Setup of job 8233:
// LSTM
module LSTM(clk, Of, En, Ci, Cip, In, Ui, Uf, Uk, Uo, Wi, Wk, Wf, Wo, Vo, Bi, Bo, Bf, Bk, PrevH, Cout, Hout);
For scale: ~32 flip-flops, ~150 I/O pins.
==> flow/config.mk <==
export PLATFORM = sky130hd
export DESIGN_NAME = LSTM
export DESIGN_NICKNAME = LSTM
export VERILOG_FILES = /design/flow/design.v
export SDC_FILE = /design/flow/constraint.sdc
export NUM_CORES = 4
export LEC_CHECK = 0
export ABC_AREA = 1
export CAP_MARGIN = 20
export CORE_MARGIN = 2
export CORE_UTILIZATION = 71
export CTS_CLUSTER_DIAMETER = 235
export CTS_CLUSTER_SIZE = 33
export MAX_ROUTING_LAYER = met4
export PLACE_DENSITY = 0.37
export SETUP_SLACK_MARGIN = 5.0
export SLEW_MARGIN = 20
export TNS_END_PERCENT = 5
==> flow/constraint.sdc <==
create_clock -name core_clock -period 25.5 [get_ports {clk}]
set_input_delay 5.1000 -clock core_clock [delete_from_list [all_inputs] [get_ports {clk}]]
set_output_delay 5.1000 -clock core_clock [all_outputs]
set_load 0.01 [all_outputs]
run.sh (not shown) runs the stock make flow with config.mk's settings and CLKGATE_MAP_FILE=.
Completing all stages was not enough for job 8233: its layout failed the final checks because of setup timing.
diff inputs: job 8233 => job 1071
==> flow/config.mk <==
export PLATFORM = sky130hd
export DESIGN_NAME = LSTM
export DESIGN_NICKNAME = LSTM
export VERILOG_FILES = /design/flow/design.v
export SDC_FILE = /design/flow/constraint.sdc
export NUM_CORES = 4
export LEC_CHECK = 0
export CAP_MARGIN = 20
export CORE_MARGIN = 2
export CORE_UTILIZATION = 65
export SLEW_MARGIN = 20
==> flow/constraint.sdc <==
create_clock -name core_clock -period 36.7 [get_ports {clk}]
set_input_delay 7.3400 -clock core_clock [delete_from_list [all_inputs] [get_ports {clk}]]
set_output_delay 7.3400 -clock core_clock [all_outputs]
set_load 0.01 [all_outputs]
--- outcome ---
- Final critical-path setup slack in job 1071 is 6760 ps above job 8233.
- In the metrics for job 8233 and job 1071, the one carrying the higher global-route usage is job 8233.
- Synthesized area in job 1071 vs job 8233: down about 8%
- When job 1071 is measured against job 8233, its count of clock-net buffers in the final layout turns out 1 lower.
- In job 1071 the implementation ran to completion but is not tape-out ready, as the final checks report setup timing.
- Relative to job 8233, number of buffers outside the clock class in the layout has gone down in job 1071.
- Endpoint required time on the critical path, job 8233 and job 1071: lower on job 8233
Changes in job 4667 relative to job 1071:
--- a/flow/config.mk
+++ b/flow/config.mk
@@ -8,4 +8,4 @@
 export CAP_MARGIN = 20
 export CORE_MARGIN = 2
-export CORE_UTILIZATION = 65
+export CORE_UTILIZATION = 36
 export SLEW_MARGIN = 20
==> flow/constraint.sdc <==
create_clock -name core_clock -period 44.2 [get_ports {clk}]
set_input_delay 8.8400 -clock core_clock [delete_from_list [all_inputs] [get_ports {clk}]]
set_output_delay 8.8400 -clock core_clock [all_outputs]
set_load 0.01 [all_outputs]
Findings:
Job 4667 reached the end of the flow, and the finished layout is clean on the timing, DRC and antenna checks. The final reports for job 4667 and job 1071 show layout overhead on the synthesized area lower in the former. Number of antenna violations at the first check in global routing: job 4667 vs job 1071 up 2. Wire length after detailed routing, job 4667 and job 1071, lower one = job 1071.
Edits applied to the flow inputs when going from job 4667 to job 9138:
--- a/flow/config.mk
+++ b/flow/config.mk
@@ -8,4 +8,4 @@
 export CAP_MARGIN = 20
 export CORE_MARGIN = 2
-export CORE_UTILIZATION = 36
+export CORE_UTILIZATION = 35
 export SLEW_MARGIN = 20
==> flow/constraint.sdc <==
create_clock -name core_clock -period 63.1 [get_ports {clk}]
set_input_delay 12.6200 -clock core_clock [delete_from_list [all_inputs] [get_ports {clk}]]
set_output_delay 12.6200 -clock core_clock [all_outputs]
set_load 0.01 [all_outputs]
--- outcome ---
- Summary of job 9138 over job 4667: area of all placed cells without fillers fell by about 3%, length of routed met3 wiring rose by 1.5%.
- Job 9138: die size higher than job 4667
- Final worst-path setup slack ended up 8240 ps higher on job 9138 than on job 4667.
- Compared with job 4667, in job 9138 area added between synthesis and finish lost 3.4 points, global routing met3 resource utilization went up 0.65 points, total stage count of the critical path increased 3.1%.
- [compare] base=job 4667 new=job 9138: via count lower, final wirelength lower.
Here is what was changed in the inputs of job 9904 compared with job 9138.
--- a/flow/config.mk
+++ b/flow/config.mk
@@ -8,4 +8,6 @@
 export CAP_MARGIN = 20
 export CORE_MARGIN = 2
-export CORE_UTILIZATION = 35
+export CORE_UTILIZATION = 68
+export GPL_ROUTABILITY_DRIVEN = 0
 export SLEW_MARGIN = 20
+export TNS_END_PERCENT = 80
==> flow/constraint.sdc <==
create_clock -name core_clock -period 45.0 [get_ports {clk}]
set_input_delay 9.0000 -clock core_clock [delete_from_list [all_inputs] [get_ports {clk}]]
set_output_delay 9.0000 -clock core_clock [all_outputs]
set_load 0.01 [all_outputs]
==> comparison <==
- Job 9904 against job 9138; post-detailed-route wirelength per cell is up by a few percent.
- Reported for job 9904 and job 9138, number of CTS-inserted buffers turned out identical to the last digit.
- There was hardly any difference in flop share of the area between job 9904 and job 9138.
- After detailed routing, job 9138 needs more wire than job 9904.
- Diff job 9904..job 9138 | post-synthesis share of cell area spent on full adders, half adders and majority gates | unchanged
- Looking at post-layout worst setup margin, job 9904 sits 8110 ps lower than job 9138 does.
- Non-clock buffer count (job 9904 / job 9138): 1.2
What job 8575 does differently from job 9904 at the input level:
--- a/flow/config.mk
+++ b/flow/config.mk
@@ -8,6 +8,8 @@
 export CAP_MARGIN = 20
 export CORE_MARGIN = 2
-export CORE_UTILIZATION = 68
+export CORE_UTILIZATION = 59
+export CTS_CLUSTER_SIZE = 100
 export GPL_ROUTABILITY_DRIVEN = 0
+export HOLD_SLACK_MARGIN = 0.28
 export SLEW_MARGIN = 20
-export TNS_END_PERCENT = 80
+export TNS_END_PERCENT = 5
[summary]
- Job 8575 against job 9904: total routing usage reported by global routing lost 4.7 points; via density per instance decreased by 3.7% relative to the old numbers; count of plain and timing-repair buffers in the layout lost 1.
- Hold slack was lower in the run labelled job 9904.
- On minimum clock period after layout: job 8575 sits below job 9904.
- XOR/XNOR share of the synthesized area: job 9904 vs job 8575 identical

* * *

== run A ==
Starting RTL as in the previous note.
Design LSTM, start of the top module:
module LSTM(clk, Of, En, Ci, Cip, In, Ui, Uf, Uk, Uo, Wi, Wk, Wf, Wo, Vo, Bi, Bo, Bf, Bk, PrevH, Cout, Hout);
 input clk, En, Cip; 
 input [7:0] In, Ci, Ui, Uf, Uk;
 input [7:0] Uo, Wi, Wk, Wf, Wo;
 input [7:0] Vo, Bi, Bo, Bf, Bk;
 input [7:0]           PrevH;
 output [7:0] Cout, Hout;
 output Of;
 wire [7:0] m1, m2, m3, m4;
 wire [7:0] m5, m7, m8;
 wire [7:0] m9, m10, m11, m12;
 wire [7:0] m13, m14, m15, m16;
 wire [7:0] i1, f1, k1, o1;
 wire [7:0] It, Ft, Kt, t1;
 wire [10:0] Cin;
 mult8 ins1(m1, In, Wi); 
 mult8 ins2(m2, PrevH, Ui);
 FA8   ins3(m1, m2, m3, Cip, Cin[0]);
 FA8   ins4(m3, Bi, i1,Cin[0], Cin[1]);
 SigmoidROM sg1(It, i1, clk, En);
 mult8 ins5(m4, In, Wf); 
 mult8 ins6(t1, In, Wf);
 FA8   ins7(t1, m4, m5, Cin[1], Cin[2]);
 FA8   ins8(t1, Bi, f1, Cin[2], Cin[3]);
 SigmoidROM sg2(Ft, f1, clk, En);
 mult8 ins9(m7, In, Wk); 
 mult8 ins10(m8, PrevH, Uk);
 FA8   ins11(m7, m8, m9, Cin[3], Cin[4]);
 FA8   ins12(m9, Bk, k1, Cin[4], Cin[5]);
 SigmoidROM sg3(Kt, k1, clk, En);
 FA8   ins13(It, Kt, m10,Cin[5], Cin[6]);
 FA8   ins14(Ft, Ci, m11, Cin[6], Cin[7]);
 FA8   ins15(m10, m11, Cout, Cin[7], Cin[8]);
 mult8 ins16(m12, In, Wo); 
 mult8 ins17(m13, PrevH, Uo);
 mult8 ins18(m14, Ci, Vo);
 FA8   ins19(m12, m13, m15, Cin[8], Cin[9]);
 FA8   ins21(m14, Bo, m16, Cin[9], Cin[10]);
 FA8   ins22(m16, m15, o1, Cin[10], Of);
 SigmoidROM sg4(Hout, o1, clk, En);
 endmodule
Settings: LEC_CHECK=0, ABC_AREA=1, CAP_MARGIN=20, CELL_PAD_IN_SITES_DETAIL_PLACEMENT=0, CELL_PAD_IN_SITES_GLOBAL_PLACEMENT=2, CORE_MARGIN=2, CORE_UTILIZATION=66, CTS_CLUSTER_DIAMETER=368, CTS_CLUSTER_SIZE=70, GPL_ROUTABILITY_DRIVEN=1, HOLD_SLACK_MARGIN=-0.07, MIN_ROUTING_LAYER=met1, SLEW_MARGIN=20; clock period 90.9 ns.
Run A: it failed with a tool error in global placement without I/O (3_1_place_gp_skip_io), so there are no final results.
Edits applied to the flow inputs when going from run A to run B:
- CORE_UTILIZATION now 58, was 66
- the clock period (ns, I/O delays scaled along) now 81.9, was 90.9
Findings:
- Tool error GPL-0301 stopped run B during global placement without I/O (3_1_place_gp_skip_io); no final results.
- Of run B and run A, the higher starting density of the core belongs to run A.
- Measured against run B, the site row count of run A comes out at 0.935 times the reference value.
- In run B, the total die size came out 13% above the value in run A.
Here is what was changed in the inputs of run C compared with run B.
- GPL_ROUTABILITY_DRIVEN removed (was 1)
- ABC_AREA removed (was 1)
- CELL_PAD_IN_SITES_DETAIL_PLACEMENT removed (was 0)
- CELL_PAD_IN_SITES_GLOBAL_PLACEMENT removed (was 2)
- MIN_ROUTING_LAYER removed (was met1)
- HOLD_SLACK_MARGIN removed (was -0.07)
- CTS_CLUSTER_SIZE removed (was 70)
- TNS_END_PERCENT newly set to 5
- CTS_CLUSTER_DIAMETER removed (was 368)
- the clock period (ns, I/O delays scaled along) changed from 81.9 to 36.7
Notes after the runs:
- Run B never completed, since it errored out during global placement without I/O (3_1_place_gp_skip_io).
- Run C finished all stages; however, its layout fails the closing checks, the failures being setup timing.
- In run C relative to run B, net count after synthesis had gone down by more than 10%.
- Re effective utilization at floorplan: run C is 0.44 points down on run B.
- Taking run B as the reference point, the count of cell types in the netlist of run C rises by 18%.
- Die area | run C < run B
- Run C vs run B — complex-gate fraction of the synthesized area rose 2.7 points.
- Taking run B as the reference, in run C chip area from the yosys synthesis statistics has decreased, area of the placeable core shrank by 2100 µm².
- Number of instances in the synthesized netlist (run C / run B): 0.74
- In the flow results for run C and run B, the sequential cell area fraction in the yosys report is smaller on run B.
- On total cells reported by yosys after synthesis, the lower figure sits with run C, not run B.

* * *

Starting RTL as in the previous note.
export LEC_CHECK = 0
export ABC_AREA = 1
export CAP_MARGIN = 15
export CORE_MARGIN = 2
export CORE_UTILIZATION = 72
export CTS_CLUSTER_DIAMETER = 28
export CTS_CLUSTER_SIZE = 37
export SETUP_SLACK_MARGIN = -1.62
export SLEW_MARGIN = 20
create_clock -name core_clock -period 32.8 [get_ports {clk}]
The starting point produced a layout that fails on setup timing.
Edit:
ABC_AREA = default   (was 1)
SETUP_SLACK_MARGIN = 4.53   (was -1.62)
clock period = 36.9 ns   (was 32.8 ns; I/O delays follow)
Outcome:
- The changed run reached the layout checks and failed them: setup timing
- routed wire length decreases by a little under a tenth
- via count goes down by about a fifth
- first-iteration DRC count came out lower by a quarter to a third
- hold slack degrades by 0.015 ns
- clock skew stays flat
- setup slack gains 2.9 ns
- design area decreases by a few percent
Edit:
CAP_MARGIN = 20   (was 15)
CORE_UTILIZATION = 40   (was 72)
CTS_CLUSTER_DIAMETER = default   (was 28)
CTS_CLUSTER_SIZE = default   (was 37)
SETUP_SLACK_MARGIN = default   (was 4.53)
clock period = 45.0 ns   (was 36.9 ns; I/O delays follow)
Result: Now the flow completed without violations. Cell count came out higher by 8.7%. Critical path depth came out higher by 2. Wire length came out lower by 5.6%. Count of clock-buffer cells in the layout came out higher by 3. Area after synthesis stays the same. Final area came out lower by 1.2%. Non-clock buffer count came out lower by 44. Clock skew is about the same. Die area came out higher by 78%. Worst hold slack loses 0.032 ns.
Edit:
CORE_UTILIZATION = 60   (was 40)
clock period = 20.1 ns   (was 45.0 ns; I/O delays follow)
=> This time the run finished but failed the layout checks on setup timing; sequential share of layout area hardly moves; worst setup slack is worse by 14 ns; routed wire length decreases by 2.0%; via count increases by 2.3%; critical path depth decreases by 1.

* * *

LSTM again, from the RTL that the note above started with.
Settings: LEC_CHECK=0, ABC_AREA=1, CAP_MARGIN=20, CELL_PAD_IN_SITES_DETAIL_PLACEMENT=2, CORE_MARGIN=2, CORE_UTILIZATION=46, CTS_CLUSTER_DIAMETER=125, GPL_TIMING_DRIVEN=1, HOLD_SLACK_MARGIN=-0.07, MAX_ROUTING_LAYER=met5, MIN_ROUTING_LAYER=met2, PLACE_DENSITY_LB_ADDON=0.03, SLEW_MARGIN=5, TNS_END_PERCENT=5; clock period 75.6 ns.
The first run never finished: it broke off in 3_5_place_dp with DPL-0033.
Edit:
Settings changed: CELL_PAD_IN_SITES_DETAIL_PLACEMENT 2 to unset, CORE_UTILIZATION 46 to 72, CTS_CLUSTER_DIAMETER 125 to 373, CTS_CLUSTER_SIZE set to 99, GPL_TIMING_DRIVEN 1 to unset, HOLD_SLACK_MARGIN -0.07 to unset, MAX_ROUTING_LAYER met5 to unset, MIN_ROUTING_LAYER met2 to unset, PLACE_DENSITY_LB_ADDON 0.03 to unset, SLEW_MARGIN 5 to 20.
Clock period 75.6 ns to 16.7 ns, I/O delays scaled along.
This time the run reached the layout checks and failed them: negative setup slack.
Area after synthesis does not change.
Die size went down by 35%.
Synthesized cell count does not change.
Edit:
Settings changed: ABC_AREA 1 to unset, CORE_UTILIZATION 72 to 40, CTS_CLUSTER_DIAMETER 373 to unset, CTS_CLUSTER_SIZE 99 to unset, TNS_END_PERCENT 5 to unset.
Clock period 16.7 ns to 44.2 ns, I/O delays scaled along.
Effect: This time the run produced a clean layout; area after synthesis came out lower by 8.1%; routed wire length decreases by 15%; cell area is lower by 9.6%; flip-flop count does not change; worst hold slack is worse by 0.018 ns; sequential share of layout area goes up by 0.34 points; global-route usage drops by 18 points; die size is higher by 64%.
Edit:
Settings changed: CORE_UTILIZATION 40 to 56, SETUP_SLACK_MARGIN set to 4.53.
Clock period 44.2 ns to 24.5 ns, I/O delays scaled along.
After rerunning: Now the flow reached the layout checks and failed them: negative setup slack; setup slack degrades by 11 ns; synthesized cell count stays the same; cell count is lower by 2.9%; global-route usage is higher by 7.7 points; design area is higher by 3.1%.

* * *

Starting RTL as in the previous note.
Settings: LEC_CHECK=0, ABC_AREA=1, CAP_MARGIN=35, CORE_ASPECT_RATIO=0.5, CORE_MARGIN=2, CORE_UTILIZATION=72, CTS_CLUSTER_DIAMETER=346, CTS_CLUSTER_SIZE=97, PLACE_DENSITY=0.37, SETUP_SLACK_MARGIN=-2.0, SLEW_MARGIN=20, TNS_END_PERCENT=15; clock period 24.9 ns.
The baseline finished but fails on setup timing.
Rerun with:
CAP_MARGIN = 20   (was 35)
CORE_ASPECT_RATIO = unset   (was 0.5)
CTS_CLUSTER_DIAMETER = 236   (was 346)
CTS_CLUSTER_SIZE = unset   (was 97)
PLACE_DENSITY = 0.81   (was 0.37)
SETUP_SLACK_MARGIN = unset   (was -2.0)
TNS_END_PERCENT = unset   (was 15)
clock period = 37.1 ns   (was 24.9 ns; I/O delays follow)
Outcome:
- The new run reached the layout checks and failed them: setup timing
- hold slack loses 0.049 ns
- via count is about the same
- routed wire length came out lower by about 3.3%
- global-route usage came out lower by 1.6 points
